==> 01-23: inputs <==
## conv_mac_unit
module conv_mac_unit (
	input wire aclk,
	input wire aresetn,
	input wire aclken,
	input wire[1:0] calfmt,
	input wire[8*16-1:0] mac_in_ftm,
	input wire[8*16-1:0] mac_in_wgt,
	input wire mac_in_ftm_masked,
	input wire[1:0] mac_in_info_along,
	input wire mac_in_valid,
	output wire[7:0] mac_out_exp,
	output wire[39:0] mac_out_frac,
	output wire[1:0] mac_out_info_along,
	output wire mac_out_valid
);
	localparam integer ATOMIC_C = 8;
	wire[ATOMIC_C*16-1:0] mul_op_a;
	wire[ATOMIC_C*16-1:0] mul_op_b;
	wire mul_ce;
	wire[ATOMIC_C*32-1:0] mul_res;
	conv_mac_cell #(
		.ATOMIC_C(ATOMIC_C),
		.EN_SMALL_FP16("true"),
		.INFO_ALONG_WIDTH(2),
		.SIM_DELAY(0)
	)mac_cell_u(
		.aclk(aclk),
		.aresetn(aresetn),
		.aclken(aclken),
		.calfmt(calfmt),
		.mac_in_ftm(mac_in_ftm),
		.mac_in_wgt(mac_in_wgt),
		.mac_in_ftm_masked(mac_in_ftm_masked),
		.mac_in_info_along(mac_in_info_along),
		.mac_in_valid(mac_in_valid),
		.mac_out_exp(mac_out_exp),
		.mac_out_frac(mac_out_frac),
		.mac_out_info_along(mac_out_info_along),
		.mac_out_valid(mac_out_valid),
		.mul_op_a(mul_op_a),
		.mul_op_b(mul_op_b),
		.mul_ce(mul_ce),
		.mul_res(mul_res)
	);
	genvar mul_i;
	generate
		for(mul_i = 0;mul_i < ATOMIC_C;mul_i = mul_i + 1)
		begin:mul_blk
			signed_mul #(
				.op_a_width(16),
				.op_b_width(16),
				.output_width(32),
				.en_in_reg("false"),
				.en_out_reg("false"),
				.simulation_delay(0)
			)mul_u(
				.clk(aclk),
				.ce_in_reg(1'b0),
				.ce_mul(mul_ce),
				.ce_out_reg(1'b0),
				.op_a(mul_op_a[mul_i*16+15:mul_i*16]),
				.op_b(mul_op_b[mul_i*16+15:mul_i*16]),
				.res(mul_res[mul_i*32+31:mul_i*32])
			);
		end
	endgenerate
endmodule
clock: 5.49 ns
lec_check: 0
cap_margin: 20
core_margin: 2
core_utilization: 70
setup_slack_margin: -0.32
slew_margin: 20
run.sh (not shown) runs the stock make flow with config.mk's settings and CLKGATE_MAP_FILE=.
==> 06-25 (differences from 01-23) <==
CORE_UTILIZATION = 72   (was 70)
CTS_CLUSTER_DIAMETER = 397   (was default)
PLACE_DENSITY = 0.42   (was default)
SETUP_SLACK_MARGIN = default   (was -0.32)
==> flow/constraint.sdc (replaced) <==
create_clock -name core_clock -period 6.0 [get_ports {aclk}]
set_input_delay 1.2000 -clock core_clock [delete_from_list [all_inputs] [get_ports {aclk}]]
set_output_delay 1.2000 -clock core_clock [all_outputs]
set_load 0.01 [all_outputs]
==> results <==
metric	06-25	01-23
Utilization after layout	83.5%	83.3%
Number of logic stages on the critical path including buffering	23	24
CP Max Fanout	7	4
Dpl ws	-0.759 ns	-1.01 ns
Reg clk slew, reported paths	0.07 ns	0.08 ns
Count of instances resized after the clock tree is built	451	634
Routed length on met2	229 mm	230 mm
Antenna violations before repair	22	24
Status	finished with violations	finished with violations
Layout check failures	setup timing	setup timing
Detailed Route Iter0 Violations	16500	16400
Detailed Route WL	490 mm	491 mm
Class of the tightest hold or removal check	flop to flop	primary input to asynchronous set/reset pin
R2R depth	23	24
Worst hold slack	0.418 ns	0.402 ns
Vias in the first global route	133000	136000
Non-Clock Buffer Area Fraction	7.77%	9.82%
Via density per instance	6.42	6.31
Area of the die	221000 um^2	227000 um^2
Met1 WL	169 mm	173 mm
Height of the die	470 um	477 um

========
==> inputs of run R <==
conv_mac_unit again, from the RTL that the note above started with.
==> flow/design.v (excerpt) <==
module conv_mac_unit (
	input wire aclk,
	input wire aresetn,
	input wire aclken,
	input wire[1:0] calfmt,
	input wire[8*16-1:0] mac_in_ftm,
	input wire[8*16-1:0] mac_in_wgt,
	input wire mac_in_ftm_masked,
	input wire[1:0] mac_in_info_along,
	input wire mac_in_valid,
	output wire[7:0] mac_out_exp,
	output wire[39:0] mac_out_frac,
	output wire[1:0] mac_out_info_along,
	output wire mac_out_valid
);
make LEC_CHECK=0 ABC_AREA=1 CAP_MARGIN=20 CELL_PAD_IN_SITES_GLOBAL_PLACEMENT=2 CORE_MARGIN=2 CORE_UTILIZATION=33 MAX_ROUTING_LAYER=met5 PLACE_DENSITY_LB_ADDON=0.21 SETUP_SLACK_MARGIN=0.32 SLEW_MARGIN=20 finish   # period 4.81 ns
==> run G: changes against run R <==
Settings changed: CELL_PAD_IN_SITES_GLOBAL_PLACEMENT 2 to 3, CORE_MARGIN 2 to 10, CORE_UTILIZATION 33 to 61, CTS_CLUSTER_DIAMETER set to 146, MIN_ROUTING_LAYER set to met2, PLACE_DENSITY_LB_ADDON 0.21 to unset, SETUP_SLACK_MARGIN 0.32 to unset.
==> flow/constraint.sdc (replaced) <==
create_clock -name core_clock -period 10.1 [get_ports {aclk}]
set_input_delay 2.0200 -clock core_clock [delete_from_list [all_inputs] [get_ports {aclk}]]
set_output_delay 2.0200 -clock core_clock [all_outputs]
set_load 0.01 [all_outputs]
==> run H: changes against run R <==
Settings changed: ABC_AREA 1 to unset, CELL_PAD_IN_SITES_GLOBAL_PLACEMENT 2 to unset, CORE_UTILIZATION 33 to 58, MAX_ROUTING_LAYER met5 to unset, PLACE_DENSITY_LB_ADDON 0.21 to unset, SETUP_SLACK_MARGIN 0.32 to unset.
==> flow/constraint.sdc (replaced) <==
create_clock -name core_clock -period 7.55 [get_ports {aclk}]
set_input_delay 1.5100 -clock core_clock [delete_from_list [all_inputs] [get_ports {aclk}]]
set_output_delay 1.5100 -clock core_clock [all_outputs]
set_load 0.01 [all_outputs]
==> comparison <==
Run G aborted during global placement without I/O. Run R reached the layout checks and failed them: setup timing. Run H produced a clean layout.
Against run H, the non-clock buffer count of run R is higher by 2643.
Of run R and run H, run H has the higher clock skew (gap 0.0013 ns).
In run R the critical path depth is lower than in run H, by 1.
Between run H and run R, the lower final area is in run H (gap 20%, measured against run R).

========
==> inputs of run a <==
Starting RTL as in the previous note.
Settings: LEC_CHECK=0, ABC_AREA=1, CAP_MARGIN=15, CELL_PAD_IN_SITES_DETAIL_PLACEMENT=2, CORE_MARGIN=5, CORE_UTILIZATION=54, GPL_ROUTABILITY_DRIVEN=1, HOLD_SLACK_MARGIN=0.17, MAX_ROUTING_LAYER=met4, MIN_ROUTING_LAYER=met2, PLACE_DENSITY_LB_ADDON=0.19, SLEW_MARGIN=20, TNS_END_PERCENT=60; clock period 7.75 ns.
==> run b (differences from run a) <==
ABC_AREA = not set   (was 1)
CELL_PAD_IN_SITES_DETAIL_PLACEMENT = not set   (was 2)
CORE_MARGIN = 2   (was 5)
CORE_UTILIZATION = 72   (was 54)
CTS_CLUSTER_SIZE = 47   (was not set)
HOLD_SLACK_MARGIN = not set   (was 0.17)
MAX_ROUTING_LAYER = not set   (was met4)
MIN_ROUTING_LAYER = not set   (was met2)
PLACE_DENSITY_LB_ADDON = 0.06   (was 0.19)
SETUP_SLACK_MARGIN = 1.65   (was not set)
TNS_END_PERCENT = not set   (was 60)
==> flow/constraint.sdc (replaced) <==
create_clock -name core_clock -period 5.54 [get_ports {aclk}]
set_input_delay 1.1080 -clock core_clock [delete_from_list [all_inputs] [get_ports {aclk}]]
set_output_delay 1.1080 -clock core_clock [all_outputs]
set_load 0.01 [all_outputs]
==> run c (differences from run a) <==
ABC_AREA = not set   (was 1)
CAP_MARGIN = 20   (was 15)
CELL_PAD_IN_SITES_DETAIL_PLACEMENT = not set   (was 2)
CORE_MARGIN = 2   (was 5)
CORE_UTILIZATION = 40   (was 54)
GPL_ROUTABILITY_DRIVEN = not set   (was 1)
HOLD_SLACK_MARGIN = not set   (was 0.17)
MAX_ROUTING_LAYER = not set   (was met4)
MIN_ROUTING_LAYER = not set   (was met2)
PLACE_DENSITY_LB_ADDON = not set   (was 0.19)
SETUP_SLACK_MARGIN = 0.93   (was not set)
TNS_END_PERCENT = not set   (was 60)
==> flow/constraint.sdc (replaced) <==
create_clock -name core_clock -period 6.84 [get_ports {aclk}]
set_input_delay 1.3680 -clock core_clock [delete_from_list [all_inputs] [get_ports {aclk}]]
set_output_delay 1.3680 -clock core_clock [all_outputs]
set_load 0.01 [all_outputs]
==> comparison table <==
	run b	run c	run a
Setup TNS	-66.22 ns	0 ns	-
Total gr overflow	0	0	-
Result of the run	failed layout checks	timing/DRC/antenna clean	did not finish
Stage where the flow stopped	-	-	detailed placement (3_5_place_dp)
Layout check failures	negative setup slack	-	-
Synthesis-to-finish area growth	18.4%	15.7%	-
Fraction of standard cell area that is sequential	0.225	0.230	-
Highest routed layer	met5	met5	-
Combinational Gates	11,400	11,400	-
Number of clock sinks	1,395	1,395	-
Via Count	128,000	116,000	-
Comb gate area	0.107 sq mm	0.106 sq mm	-
Slew headroom	0.257	0.223	-
Chip Area, Yosys	0.156 sq mm	0.156 sq mm	0.164 sq mm
Setup Viol. Count Final	141	0	-
Die Ht	470 um	629 um	560 um

========
==> onyx: inputs <==
Starting RTL as in the previous note.
export LEC_CHECK = 0
export CAP_MARGIN = 30
export CORE_ASPECT_RATIO = 0.71
export CORE_MARGIN = 2
export CORE_UTILIZATION = 72
export CTS_CLUSTER_SIZE = 43
export GPL_ROUTABILITY_DRIVEN = 1
export PLACE_DENSITY = 0.65
export SETUP_SLACK_MARGIN = -0.35
export SLEW_MARGIN = 20
create_clock -name core_clock -period 5.63 [get_ports {aclk}]
==> fjord (differences from onyx) <==
CAP_MARGIN = 20   (was 30)
CORE_ASPECT_RATIO = unset   (was 0.71)
CTS_CLUSTER_DIAMETER = 382   (was unset)
CTS_CLUSTER_SIZE = unset   (was 43)
GPL_ROUTABILITY_DRIVEN = unset   (was 1)
PLACE_DENSITY = 0.42   (was 0.65)
SETUP_SLACK_MARGIN = unset   (was -0.35)
==> flow/constraint.sdc (replaced) <==
create_clock -name core_clock -period 5.08 [get_ports {aclk}]
set_input_delay 1.0160 -clock core_clock [delete_from_list [all_inputs] [get_ports {aclk}]]
set_output_delay 1.0160 -clock core_clock [all_outputs]
set_load 0.01 [all_outputs]
==> raven (differences from onyx) <==
CAP_MARGIN = 20   (was 30)
CORE_ASPECT_RATIO = unset   (was 0.71)
CORE_UTILIZATION = 10   (was 72)
CTS_CLUSTER_SIZE = unset   (was 43)
GPL_ROUTABILITY_DRIVEN = unset   (was 1)
PLACE_DENSITY = unset   (was 0.65)
SETUP_SLACK_MARGIN = unset   (was -0.35)
==> flow/constraint.sdc (replaced) <==
create_clock -name core_clock -period 8.2 [get_ports {aclk}]
set_input_delay 1.6400 -clock core_clock [delete_from_list [all_inputs] [get_ports {aclk}]]
set_output_delay 1.6400 -clock core_clock [all_outputs]
set_load 0.01 [all_outputs]
==> qor summary <==
                                                                                        fjord                  onyx        raven
Run status                                                               stopped before the end       failed layout checks  timing/DRC/antenna clean
Stage where the flow stopped                                           global routing (5_1_grt)                     -            -
Layout check failures                                                                         -  negative setup slack            -
Placed cell count                                                                        20,300                20,000       36,600
Startpoint Class                                                                              -              register     register
Clock-cell share of area                                                                      -                0.0271       0.0250
Diodes inserted                                                                               -                    13           39
Total core area                                                                       0.217 mm2             0.216 mm2     1.56 mm2
Total of max-cap violations                                                                   -                     0            0
Post-DRT Antenna Nets                                                                         -                     0            0
Highest clock rate                                                                            -             0.151 GHz    0.141 GHz
Via/cell ratio                                                                                -                  6.38         3.05
First-pass iteration count of the detailed router                                             -                    12            6
Area-dominant class                                                                           -           logic gates  logic gates
Depth of the critical timing path with buffers and inverters included                         -                    23           22
Non-clk bufs                                                                                  -                 1,966          461
Fraction of area in registers                                                                 -                 0.229        0.220
Number of logic gates                                                                         -                11,400       11,400
Total area of sequential cells                                                                -            0.0417 mm2   0.0417 mm2
Count of unresolved DRC violations after routing                                              -                     0            0
Number of placement rows                                                                    171                   144          459

========
==> inputs of harbor <==
conv_mac_unit again, from the RTL that the note above started with.
==> flow/design.v (excerpt) <==
module conv_mac_unit (
	input wire aclk,
	input wire aresetn,
	input wire aclken,
	input wire[1:0] calfmt,
	input wire[8*16-1:0] mac_in_ftm,
	input wire[8*16-1:0] mac_in_wgt,
	input wire mac_in_ftm_masked,
	input wire[1:0] mac_in_info_along,
	input wire mac_in_valid,
	output wire[7:0] mac_out_exp,
	output wire[39:0] mac_out_frac,
	output wire[1:0] mac_out_info_along,
	output wire mac_out_valid
);
	localparam integer ATOMIC_C = 8;
	wire[ATOMIC_C*16-1:0] mul_op_a;
	wire[ATOMIC_C*16-1:0] mul_op_b;
	wire mul_ce;
	wire[ATOMIC_C*32-1:0] mul_res;
	conv_mac_cell #(
		.ATOMIC_C(ATOMIC_C),
		.EN_SMALL_FP16("true"),
		.INFO_ALONG_WIDTH(2),
		.SIM_DELAY(0)
	)mac_cell_u(
		.aclk(aclk),
		.aresetn(aresetn),
		.aclken(aclken),
		.calfmt(calfmt),
		.mac_in_ftm(mac_in_ftm),
		.mac_in_wgt(mac_in_wgt),
		.mac_in_ftm_masked(mac_in_ftm_masked),
		.mac_in_info_along(mac_in_info_along),
		.mac_in_valid(mac_in_valid),
		.mac_out_exp(mac_out_exp),
		.mac_out_frac(mac_out_frac),
		.mac_out_info_along(mac_out_info_along),
		.mac_out_valid(mac_out_valid),
		.mul_op_a(mul_op_a),
		.mul_op_b(mul_op_b),
		.mul_ce(mul_ce),
		.mul_res(mul_res)
	);
	genvar mul_i;
	generate
		for(mul_i = 0;mul_i < ATOMIC_C;mul_i = mul_i + 1)
		begin:mul_blk
			signed_mul #(
				.op_a_width(16),
				.op_b_width(16),
				.output_width(32),
				.en_in_reg("false"),
				.en_out_reg("false"),
				.simulation_delay(0)
			)mul_u(
				.clk(aclk),
				.ce_in_reg(1'b0),
				.ce_mul(mul_ce),
				.ce_out_reg(1'b0),
				.op_a(mul_op_a[mul_i*16+15:mul_i*16]),
				.op_b(mul_op_b[mul_i*16+15:mul_i*16]),
				.res(mul_res[mul_i*32+31:mul_i*32])
			);
		end
	endgenerate
endmodule
clock: 4.27 ns
lec_check: 0
abc_area: 1
cap_margin: 20
core_margin: 2
core_utilization: 69
cts_cluster_diameter: 334
cts_cluster_size: 99
place_density: 0.4
slew_margin: 20
==> inputs of violet, as changes to harbor <==
==> flow/config.mk (replaced) <==
export PLATFORM = sky130hd
export DESIGN_NAME = conv_mac_unit
export DESIGN_NICKNAME = conv_mac_unit
export VERILOG_FILES = /design/flow/design.v
export SDC_FILE = /design/flow/constraint.sdc
export NUM_CORES = 4
export LEC_CHECK = 0
export CAP_MARGIN = 20
export CORE_MARGIN = 2
export CORE_UTILIZATION = 72
export MAX_ROUTING_LAYER = met4
export PLACE_DENSITY = 0.78
export SETUP_SLACK_MARGIN = 1.09
export SLEW_MARGIN = 20
==> flow/constraint.sdc (replaced) <==
create_clock -name core_clock -period 7.0 [get_ports {aclk}]
set_input_delay 1.4000 -clock core_clock [delete_from_list [all_inputs] [get_ports {aclk}]]
set_output_delay 1.4000 -clock core_clock [all_outputs]
set_load 0.01 [all_outputs]
==> inputs of xenon, as changes to harbor <==
==> flow/config.mk (replaced) <==
export PLATFORM = sky130hd
export DESIGN_NAME = conv_mac_unit
export DESIGN_NICKNAME = conv_mac_unit
export VERILOG_FILES = /design/flow/design.v
export SDC_FILE = /design/flow/constraint.sdc
export NUM_CORES = 4
export LEC_CHECK = 0
export CAP_MARGIN = 20
export CORE_MARGIN = 2
export CORE_UTILIZATION = 53
export SLEW_MARGIN = 20
==> flow/constraint.sdc (replaced) <==
create_clock -name core_clock -period 6.58 [get_ports {aclk}]
set_input_delay 1.3160 -clock core_clock [delete_from_list [all_inputs] [get_ports {aclk}]]
set_output_delay 1.3160 -clock core_clock [all_outputs]
set_load 0.01 [all_outputs]
==> inputs of indigo, as changes to harbor <==
--- a/flow/config.mk
+++ b/flow/config.mk
@@ -9,7 +9,4 @@
 export CAP_MARGIN = 20
 export CORE_MARGIN = 2
-export CORE_UTILIZATION = 69
-export CTS_CLUSTER_DIAMETER = 334
-export CTS_CLUSTER_SIZE = 99
-export PLACE_DENSITY = 0.4
+export CORE_UTILIZATION = 61
 export SLEW_MARGIN = 20
==> flow/constraint.sdc (replaced) <==
create_clock -name core_clock -period 5.98 [get_ports {aclk}]
set_input_delay 1.1960 -clock core_clock [delete_from_list [all_inputs] [get_ports {aclk}]]
set_output_delay 1.1960 -clock core_clock [all_outputs]
set_load 0.01 [all_outputs]
==> notes <==
Of xenon and indigo, indigo has the higher cell area (gap about 4%, measured against indigo). Of xenon and indigo, xenon has the higher critical path depth (gap 1). harbor did not get past 5_1_grt (ODB-0269). violet did not get past 5_1_grt. xenon finished clean. indigo went through all stages and came out clean. In indigo the sequential share of layout area is lower than in xenon, by 0.95 points.
